run 1:
// Top_FFT
module Top_FFT #(
    parameter   INTEGER_SIZE = 4,
                FRACT_SIZE = 14,
                NFFT = 64
) (
    input       wire                                             clk, rst,
    input       wire                                             start_FFT,
    input       wire    signed  [INTEGER_SIZE+FRACT_SIZE-1:0]    serial_in_r, serial_in_i,
    output      wire    signed  [INTEGER_SIZE+FRACT_SIZE-1:0]    serial_out_r, serial_out_i,
    output      wire                                             end_FFT, data_valid_FFT
);
localparam DATA_WIDTH = INTEGER_SIZE+FRACT_SIZE ;
wire    [$clog2(NFFT)-1:0]        start_stages;
wire    [DATA_WIDTH-1:0]        stage2_in_r, stage2_in_i;
wire    [DATA_WIDTH-1:0]        stage3_in_r, stage3_in_i;
wire    [DATA_WIDTH-1:0]        stage4_in_r, stage4_in_i;
wire    [DATA_WIDTH-1:0]        stage5_in_r, stage5_in_i;
wire    [DATA_WIDTH-1:0]        stage6_in_r, stage6_in_i;
wire    [DATA_WIDTH-1:0]        stage7_in_r, stage7_in_i;
FFT_1st_stage #(.INTEGER_SIZE(INTEGER_SIZE), .FRACT_SIZE(FRACT_SIZE), .STAGE_NO(1), .NFFT(NFFT)) ST1 (
    .clk(clk),
    .rst(rst),
    .start_conv(start_stages[0]),
    .serial_in_r(serial_in_r),
    .serial_in_i(serial_in_i),
    .serial_out_r(stage2_in_r),
    .serial_out_i(stage2_in_i)
);
FFT_2nd_stage #(.INTEGER_SIZE(INTEGER_SIZE), .FRACT_SIZE(FRACT_SIZE), .STAGE_NO(2), .NFFT(NFFT)) ST2 (
    .clk(clk),
    .rst(rst),
    .start_conv(start_stages[1]),
    .serial_in_r(stage2_in_r),
    .serial_in_i(stage2_in_i),
    .serial_out_r(stage3_in_r),
    .serial_out_i(stage3_in_i)
);
FFT_3rd_stage #(.INTEGER_SIZE(INTEGER_SIZE), .FRACT_SIZE(FRACT_SIZE), .STAGE_NO(3), .NFFT(NFFT)) ST3 (
    .clk(clk),
    .rst(rst),
    .start_conv(start_stages[2]),
  ...
Size: roughly 18000 cells after synthesis, roughly 3400 flip-flops, ~210000 µm² of cells after synthesis.
Settings: LEC_CHECK=0, ABC_AREA=0, CAP_MARGIN=20, CELL_PAD_IN_SITES_DETAIL_PLACEMENT=1, CELL_PAD_IN_SITES_GLOBAL_PLACEMENT=2, CORE_MARGIN=6, CORE_UTILIZATION=40, GPL_ROUTABILITY_DRIVEN=1, HOLD_SLACK_MARGIN=-0.05, MAX_ROUTING_LAYER=met5, MIN_ROUTING_LAYER=met2, PLACE_DENSITY_LB_ADDON=0.01, SLEW_MARGIN=35, TNS_END_PERCENT=35; clock period 12.0 ns.
run.sh (not shown) runs the stock make flow with config.mk's settings and CLKGATE_MAP_FILE=.
Input changes introduced in run 2 (baseline for comparison: run 1):
==> flow/config.mk <==
export PLATFORM = sky130hd
export DESIGN_NAME = Top_FFT
export DESIGN_NICKNAME = Top_FFT
export VERILOG_FILES = /design/flow/design.v
export SDC_FILE = /design/flow/constraint.sdc
export NUM_CORES = 4
export LEC_CHECK = 0
export ABC_AREA = 1
export CAP_MARGIN = 20
export CORE_MARGIN = 2
export CORE_UTILIZATION = 65
export CTS_CLUSTER_DIAMETER = 165
export GPL_TIMING_DRIVEN = 0
export HOLD_SLACK_MARGIN = 0.02
export PLACE_DENSITY = 0.6
export SETUP_SLACK_MARGIN = 1.15
export SLEW_MARGIN = 20
In the flow results for run 1 and run 2, the power is smaller on run 1. Run 2: final critical delay including setup and external delays is 290 ps higher than what run 1 reported. In run 2 the implementation completed, yet the final layout does not meet the checks, the culprit being max-capacitance violations, max-slew violations. The timing-limited maximum frequency of run 2 is lower than that of run 1. Looking only at count of cell instances traversed by the critical path, and setting everything else aside, the lower value of run 1 and run 2 goes to run 1. In run 2, adder-cell share of the synthesized area is lower than in run 1.
The inputs of run 3 differ from those of run 2 as listed below.
diff --git a/flow/config.mk b/flow/config.mk
--- a/flow/config.mk
+++ b/flow/config.mk
@@ -8 +7,0 @@
-export ABC_AREA = 1
@@ -11,4 +10 @@
-export CORE_UTILIZATION = 65
-export CTS_CLUSTER_DIAMETER = 165
-export GPL_TIMING_DRIVEN = 0
-export HOLD_SLACK_MARGIN = 0.02
+export CORE_UTILIZATION = 28
@@ -16 +11,0 @@
-export SETUP_SLACK_MARGIN = 1.15
==> flow/constraint.sdc <==
create_clock -name core_clock -period 19.1 [get_ports {clk}]
set_input_delay 3.8200 -clock core_clock [delete_from_list [all_inputs] [get_ports {clk}]]
set_output_delay 3.8200 -clock core_clock [all_outputs]
set_load 0.01 [all_outputs]
Findings:
- Summary — actual transition at the worst max-transition pin, run 3 relative to run 2: lower, by 740 ps.
- When run 3 is measured against run 2, its count of plain and timing-repair buffers in the layout turns out about 60% lower.
- Diff run 2 -> run 3 | net load switching power | down by more than a quarter
- In the reports for run 2 and run 3, the smaller cell area belongs to run 3.
- Comparing run 2 and run 3, the one run not ending clean was run 2.

Starting RTL as in the previous note.
export LEC_CHECK = 0
export CAP_MARGIN = 10
export CORE_MARGIN = 2
export CORE_UTILIZATION = 72
export CTS_CLUSTER_DIAMETER = 228
export CTS_CLUSTER_SIZE = 99
export PLACE_DENSITY = 0.6
export SETUP_SLACK_MARGIN = 1.43
export SLEW_MARGIN = 20
create_clock -name core_clock -period 6.09 [get_ports {clk}]
The first run stopped in detailed placement (3_5_place_dp).
==> next run, changes <==
- CAP_MARGIN: 10 -> 20
- CTS_CLUSTER_DIAMETER: 228 -> unset
- CTS_CLUSTER_SIZE: 99 -> unset
- SETUP_SLACK_MARGIN: 1.43 -> unset
- TNS_END_PERCENT: unset -> 5
- clock period: 6.09 -> 8.03 ns (I/O delays scaled with it)
=>
- The new run aborted during global routing (5_1_grt), error DPL-0033
- area after synthesis does not change
- synthesized cell count stays the same
- die size stays the same
==> next run, changes <==
- PLACE_DENSITY: 0.6 -> 0.4
- TNS_END_PERCENT: 5 -> unset
- clock period: 8.03 -> 6.18 ns (I/O delays scaled with it)
Outcome: The changed run died in global routing (5_1_grt) on GRT-0232. Die area stays the same. Synthesized area stays the same. Synthesized cell count does not change.
==> next run, changes <==
- CORE_UTILIZATION: 72 -> 70
- PLACE_DENSITY: 0.4 -> 0.6
- clock period: 6.18 -> 8.97 ns (I/O delays scaled with it)
Now the flow completed without violations.
Die size rose by 2.8%.
Area after synthesis is unchanged.
Synthesized cell count does not change.
Power figures rest on the tool's default switching activity, not on a simulated workload.
